// cpu_top
module cpu_top(
    input wire clk,
    input wire rst_n,
    input wire [31:0] rData,
    input wire [31:0] inst,
    output wire [31:0] pc,
    output wire [31:0] display,
    output wire [31:0] addr,
    output wire [31:0] wData,
    output wire wen,
    output wire [31:0] rdata_19
);
Settings: LEC_CHECK=0, CAP_MARGIN=20, CORE_MARGIN=2, CORE_UTILIZATION=68, CTS_CLUSTER_DIAMETER=354, CTS_CLUSTER_SIZE=100, PLACE_DENSITY_LB_ADDON=0.0, SLEW_MARGIN=20; clock period 4.74 ns.
run.sh (not shown) runs the stock make flow with config.mk's settings and CLKGATE_MAP_FILE=.
The first run never finished: it broke off in global routing (5_1_grt).
Rerun with:
--- a/flow/config.mk
+++ b/flow/config.mk
@@ -8,7 +8,5 @@
 export CAP_MARGIN = 20
 export CORE_MARGIN = 2
-export CORE_UTILIZATION = 68
-export CTS_CLUSTER_DIAMETER = 354
-export CTS_CLUSTER_SIZE = 100
-export PLACE_DENSITY_LB_ADDON = 0.0
+export CORE_UTILIZATION = 30
+export PLACE_DENSITY = 0.38
 export SLEW_MARGIN = 20
==> flow/constraint.sdc (replaced) <==
create_clock -name core_clock -period 7.41 [get_ports {clk}]
set_input_delay 1.4820 -clock core_clock [delete_from_list [all_inputs] [get_ports {clk}]]
set_output_delay 1.4820 -clock core_clock [all_outputs]
set_load 0.01 [all_outputs]
Effect: With this change the flow ran to the end with no violations; die size came out higher by 120%; synthesized area does not change; synthesized cell count stays the same.

---

cpu_top again, from the RTL that the note above started with.
Settings: LEC_CHECK=0, ABC_AREA=1, CAP_MARGIN=35, CELL_PAD_IN_SITES_DETAIL_PLACEMENT=0, CORE_MARGIN=2, CORE_UTILIZATION=72, CTS_CLUSTER_DIAMETER=342, CTS_CLUSTER_SIZE=15, MAX_ROUTING_LAYER=met5, PLACE_DENSITY_LB_ADDON=0.06, SETUP_SLACK_MARGIN=1.03, SLEW_MARGIN=20; clock period 7.89 ns.
The baseline died in global routing (5_1_grt) (GRT-0116).
==> next run, changes <==
==> flow/config.mk (replaced) <==
export PLATFORM = sky130hd
export DESIGN_NAME = cpu_top
export DESIGN_NICKNAME = cpu_top
export VERILOG_FILES = /design/flow/design.v
export SDC_FILE = /design/flow/constraint.sdc
export NUM_CORES = 4
export LEC_CHECK = 0
export CAP_MARGIN = 20
export CORE_MARGIN = 2
export CORE_UTILIZATION = 10
export PLACE_DENSITY = 0.38
export SLEW_MARGIN = 20
==> flow/constraint.sdc (replaced) <==
create_clock -name core_clock -period 8.51 [get_ports {clk}]
set_input_delay 1.7020 -clock core_clock [delete_from_list [all_inputs] [get_ports {clk}]]
set_output_delay 1.7020 -clock core_clock [all_outputs]
set_load 0.01 [all_outputs]
What happened: With this change the flow finished clean. Die area goes up to 6.9 times its value. Synthesized cell count goes down by 30%. Area after synthesis goes down by 2.6%.
==> next run, changes <==
--- a/flow/config.mk
+++ b/flow/config.mk
@@ -7,0 +8 @@
+export ABC_AREA = 1
@@ -10,2 +11,2 @@
-export CORE_UTILIZATION = 10
-export PLACE_DENSITY = 0.38
+export CORE_UTILIZATION = 52
+export SETUP_SLACK_MARGIN = -0.55
==> flow/constraint.sdc (replaced) <==
create_clock -name core_clock -period 5.8 [get_ports {clk}]
set_input_delay 1.1600 -clock core_clock [delete_from_list [all_inputs] [get_ports {clk}]]
set_output_delay 1.1600 -clock core_clock [all_outputs]
set_load 0.01 [all_outputs]
Outcome:
- This time the run ran to the end with violations: setup timing
- combinational power is higher by about 50%
- final area is lower by about 9%
- power is higher by about 43%
- non-clock buffer count is higher by 117
- register-to-register slack got worse by 1800 ps
- synthesized area is higher by about 2.7%
==> next run, changes <==
--- a/flow/config.mk
+++ b/flow/config.mk
@@ -12 +12,2 @@
-export SETUP_SLACK_MARGIN = -0.55
+export CTS_CLUSTER_SIZE = 96
+export PLACE_DENSITY = 0.38
==> flow/constraint.sdc (replaced) <==
create_clock -name core_clock -period 4.54 [get_ports {clk}]
set_input_delay 0.9080 -clock core_clock [delete_from_list [all_inputs] [get_ports {clk}]]
set_output_delay 0.9080 -clock core_clock [all_outputs]
set_load 0.01 [all_outputs]
Effect: The changed run completed and failed the layout checks on setup timing. Wire length hardly moves. Sequential share of layout area fell by 3.1 points. Sequential cell count stays the same. Setup slack improves by 210 ps.
==> next run, changes <==
--- a/flow/config.mk
+++ b/flow/config.mk
@@ -8 +7,0 @@
-export ABC_AREA = 1
@@ -11,3 +10,3 @@
-export CORE_UTILIZATION = 52
-export CTS_CLUSTER_SIZE = 96
-export PLACE_DENSITY = 0.38
+export CORE_UTILIZATION = 61
+export MAX_ROUTING_LAYER = met4
+export SETUP_SLACK_MARGIN = 1.58
==> flow/constraint.sdc (replaced) <==
create_clock -name core_clock -period 6.28 [get_ports {clk}]
set_input_delay 1.2560 -clock core_clock [delete_from_list [all_inputs] [get_ports {clk}]]
set_output_delay 1.2560 -clock core_clock [all_outputs]
set_load 0.01 [all_outputs]
Now the flow did not get past global routing (5_1_grt).
Area after synthesis decreases by 2.6%.
Synthesized cell count falls by 30%.
Die area shrinks by 17%.
==> next run, changes <==
--- a/flow/config.mk
+++ b/flow/config.mk
@@ -7,0 +8 @@
+export ABC_AREA = 1
@@ -10 +11,2 @@
-export CORE_UTILIZATION = 61
+export CORE_UTILIZATION = 40
+export CTS_CLUSTER_DIAMETER = 27
@@ -12 +13,0 @@
-export SETUP_SLACK_MARGIN = 1.58
==> flow/constraint.sdc (replaced) <==
create_clock -name core_clock -period 8.5 [get_ports {clk}]
set_input_delay 1.7000 -clock core_clock [delete_from_list [all_inputs] [get_ports {clk}]]
set_output_delay 1.7000 -clock core_clock [all_outputs]
set_load 0.01 [all_outputs]
Effect: Now the flow completed without violations. Synthesized cell count goes up by 42%. Area after synthesis increases by 2.7%. Die size rose by 56%.

---

cpu_top again, from the RTL that the note above started with.
make LEC_CHECK=0 ABC_AREA=1 CAP_MARGIN=25 CELL_PAD_IN_SITES_GLOBAL_PLACEMENT=1 CORE_ASPECT_RATIO=1.51 CORE_MARGIN=2 CORE_UTILIZATION=59 GPL_TIMING_DRIVEN=1 PLACE_DENSITY_LB_ADDON=0.09 SLEW_MARGIN=10 finish   # period 11.2 ns
The first run ended with an error in global routing (5_1_grt).
Next try:
- ABC_AREA: 1 -> not set
- CAP_MARGIN: 25 -> 20
- CELL_PAD_IN_SITES_GLOBAL_PLACEMENT: 1 -> not set
- CORE_ASPECT_RATIO: 1.51 -> not set
- CORE_UTILIZATION: 59 -> 30
- GPL_TIMING_DRIVEN: 1 -> not set
- PLACE_DENSITY: not set -> 0.38
- PLACE_DENSITY_LB_ADDON: 0.09 -> not set
- SLEW_MARGIN: 10 -> 20
- clock period: 11.2 -> 8.5 ns (I/O delays scaled with it)
The changed run passed the timing, DRC and antenna checks.
Die area increases by 90%.
Synthesized area drops by 2.6%.
Synthesized cell count came out lower by 30%.

---

build 9:
Starting RTL as in the previous note.
Design cpu_top, start of the top module:
module cpu_top(
    input wire clk,
    input wire rst_n,
    input wire [31:0] rData,
    input wire [31:0] inst,
    output wire [31:0] pc,
    output wire [31:0] display,
    output wire [31:0] addr,
    output wire [31:0] wData,
    output wire wen,
    output wire [31:0] rdata_19
);
wire [31:0] rdata_19_out;
assign rdata_19 = rdata_19_out;
assign display = inst;
wire [31:0] npc;
wire npc_op;
wire [31:0] pc_4;
wire [2:0] sext_op;
wire [31:0] ext;
wire rf_we;
wire [31:0] regData_1;
wire [31:0] regData_2;
wire [31:0] regData_wb;
wire brun;
wire breq;
wire brlt;
wire bsel;
wire asel;
wire [31:0] alu_a;
wire [31:0] alu_b;
wire [31:0] alu_c;
wire [3:0] alu_op;
wire dram_we;
wire [31:0] dram_rd;
wire [1:0] wbsel;
assign alu_a = (Asel_EX_con==1)?rD1_EX_con:pc_EX_con;
assign alu_b = (Bsel_EX_con==1)?ext_EX_con:rD2_EX_con;
assign regData_wb = (WBsel_MEM_con==0)?pc4_MEM_con:((WBsel_MEM_con==1)?c_MEM_con:dram_rd);
assign addr=c_MEM_con;
assign wData=rD2_MEM_con;
assign wen = Dram_we_MEM_con;
assign dram_rd=rData;
wire [31:0]inst_ID_con;
wire [31:0]pc_ID_con,pc_EX_con;
wire [31:0]pc4_ID_con,pc4_EX_con,pc4_MEM_con;
wire [31:0]rD1_EX_con,rD2_EX_con,rD2_MEM_con;
wire [31:0]ext_EX_con;
wire [4:0]wR_EX_con,wR_MEM_con,wR_WB_con;
wire Asel_EX_con,Bsel_EX_con;
wire [3:0]Alu_op_EX_con;
wire RF_we_EX_con,RF_we_MEM_con,RF_we_WB_con;
wire Dram_we_EX_con,Dram_we_MEM_con;
wire [1:0]WBsel_EX_con,WBsel_MEM_con;
wire [31:0]c_MEM_con;
wire [31:0]RF_wd_WB_con;
wire [31:0]rD1_fw_con,rD2_fw_con;
wire stall_PC_con,stall_IF_ID_con;
wire flush_IF_ID_con,flush_ID_EX_con;
wire rD1_fw_op_con,rD2_fw_op_con;
wire rR1_use_con,rR2_use_con;
  ...
Settings: LEC_CHECK=0, ABC_AREA=1, CAP_MARGIN=20, CELL_PAD_IN_SITES_DETAIL_PLACEMENT=2, CELL_PAD_IN_SITES_GLOBAL_PLACEMENT=3, CORE_ASPECT_RATIO=0.77, CORE_MARGIN=2, CORE_UTILIZATION=52, CTS_CLUSTER_DIAMETER=215, CTS_CLUSTER_SIZE=43, GPL_ROUTABILITY_DRIVEN=1, MAX_ROUTING_LAYER=met4, MIN_ROUTING_LAYER=met1, PLACE_DENSITY_LB_ADDON=0.26, SETUP_SLACK_MARGIN=0.55, SLEW_MARGIN=25, TNS_END_PERCENT=45; clock period 5.41 ns.
What ended build 9 was a tool error in 3_1_place_gp_skip_io; the run never finished.
Setup changes, build 9 to build 16
==> flow/config.mk <==
export PLATFORM = sky130hd
export DESIGN_NAME = cpu_top
export DESIGN_NICKNAME = cpu_top
export VERILOG_FILES = /design/flow/design.v
export SDC_FILE = /design/flow/constraint.sdc
export NUM_CORES = 4
export LEC_CHECK = 0
export CAP_MARGIN = 20
export CORE_MARGIN = 2
export CORE_UTILIZATION = 71
export PLACE_DENSITY = 0.38
export SLEW_MARGIN = 20
==> flow/constraint.sdc <==
create_clock -name core_clock -period 7.41 [get_ports {clk}]
set_input_delay 1.4820 -clock core_clock [delete_from_list [all_inputs] [get_ports {clk}]]
set_output_delay 1.4820 -clock core_clock [all_outputs]
set_load 0.01 [all_outputs]
Notes after the runs:
Status for build 9 and build 16: no clean run
Build 16: it failed with a tool error in 5_1_grt, so there are no final results.
The lower chip area in the Yosys report of build 9 and build 16 is in build 16.
The count of mapped cells out of synthesis reported for build 16 is smaller than that of build 9 by 30%.
Between build 9 and build 16, area share of xor/xnor cells in the synthesized design is higher for build 16, build 9 comes in under that.
Build 16 ended up with a lower area of the core than build 9 did.
The die extent in y of build 16 falls short of that of build 9 by about 3.7%.
Horizontal die dimension, build 9 and build 16: smaller value in build 16
Build 9 has a higher die area than build 16.
Input-level comparison between build 10 and build 16:
-- flow/config.mk --
<<< build 16, line 10
export CORE_UTILIZATION = 71
>>> build 10, line 10
export CORE_UTILIZATION = 40
==> flow/constraint.sdc <==
create_clock -name core_clock -period 5.83 [get_ports {clk}]
set_input_delay 1.1660 -clock core_clock [delete_from_list [all_inputs] [get_ports {clk}]]
set_output_delay 1.1660 -clock core_clock [all_outputs]
set_load 0.01 [all_outputs]
==> comparison <==
- Among build 16 and build 10, the run that stopped before the end is build 16, and it is the only one.
- From the logs: build 10 reached the end of the flow and failed the layout checks with setup timing.
- What ended build 16 was a tool error in 5_1_grt; the run never finished.
- Build 16 → build 10: synthesized chip area reported by yosys saw little to no change, core utilization before placement went down, final RePlAce weighted congestion went down, fraction of the mapped netlist area in compound gates now sits at about the same level, TritonCTS buffer count went up.
- Row count (build 10 / build 16): 1.3
- Build 10 vs. build 16: mux share of post-synthesis cell area saw little to no change, horizontal extent of the die went up, port buffer count level, chip area rose by 88000 um^2.
- Going from build 16 to build 10, the number of placed cells counting well taps was found to have gone up by about 16%.
[inputs] build 79 vs build 10
-- flow/config.mk --
<<< build 10, line 10
export CORE_UTILIZATION = 40
export PLACE_DENSITY = 0.38
>>> build 79, line 10
export CORE_UTILIZATION = 66
==> flow/constraint.sdc <==
create_clock -name core_clock -period 5.89 [get_ports {clk}]
set_input_delay 1.1780 -clock core_clock [delete_from_list [all_inputs] [get_ports {clk}]]
set_output_delay 1.1780 -clock core_clock [all_outputs]
set_load 0.01 [all_outputs]
- 5_1_grt: build 79 exited with error
- The post-placement cell count in build 79 was lower than what build 10 gave.
- Post-CTS setup buffer count came out exactly the same in build 10 and build 79.
- Compared with build 10, in build 79 die outline height decreased 22%; worst slack after detailed placement increased 81 ps; synthesized area now sits at about the same level; detailed placer's ending HPWL lost about 16%.
- Build 79 against build 10; row count is down by more than 10%.
- On post-synthesis register bit count, build 10 and build 79 are neck and neck.
- For routability congestion estimate, dividing the value from build 79 by the value from build 10 gives 1.19.
- Die outline width (higher): build 10
- Relative to build 10, the die area measured on build 79 has decreased by more than a quarter.
Edits applied to the flow inputs when going from build 79 to build 8:
-- flow/config.mk --
<<< build 79, line 10
export CORE_UTILIZATION = 66
>>> build 8, line 10
export CORE_UTILIZATION = 58
export CTS_CLUSTER_SIZE = 46
export SETUP_SLACK_MARGIN = -0.29
==> flow/constraint.sdc <==
create_clock -name core_clock -period 4.34 [get_ports {clk}]
set_input_delay 0.8680 -clock core_clock [delete_from_list [all_inputs] [get_ports {clk}]]
set_output_delay 0.8680 -clock core_clock [all_outputs]
set_load 0.01 [all_outputs]
### Flow results
Build 8 never completed, since it errored out during 5_1_grt.
Reported for build 8 and build 79, synthesized cell count turned out identical to the last digit.
Of the two candidates, build 79 has the better die size and build 8 the worse one.
[build 8] number of clock buffers inserted by TritonCTS rose 2.8% relative to build 79
Build 8 ends up with a count of buffers added by post-CTS timing repair for setup that is 19 higher than in build 79.
For build 71, these inputs were changed with respect to build 8:
-- flow/config.mk --
<<< build 8, line 10
export CORE_UTILIZATION = 58
export CTS_CLUSTER_SIZE = 46
export SETUP_SLACK_MARGIN = -0.29
>>> build 71, line 10
export CORE_UTILIZATION = 40
export PLACE_DENSITY = 0.38
==> flow/constraint.sdc <==
create_clock -name core_clock -period 4.12 [get_ports {clk}]
set_input_delay 0.8240 -clock core_clock [delete_from_list [all_inputs] [get_ports {clk}]]
set_output_delay 0.8240 -clock core_clock [all_outputs]
set_load 0.01 [all_outputs]
## What came out
The flow ran to completion for all of build 8 and build 71 but build 8, which stopped partway. The log for build 8 ends in 5_1_grt with error GRT-0116, so the run never completed. Build 8 → build 71: x dimension of the die went up by 76 um, total die area went up by 44%. Build 71 against build 8: number of standard-cell rows in the floorplan climbed 21%; placed wire-length estimate went up; number of gates resized after cts up 930%; floorplan core density decreased 18 points. Build 71 — worst slack at placement 190 ps lower, build 8 as reference. Build 8 → build 71: chip area in the Yosys report did not really move, gate count of the mapped netlist held steady. In build 71 relative to build 8, y dimension of the die had gone up by more than 10%.
No activity file was given, so power comes from the tool's default toggle rates.
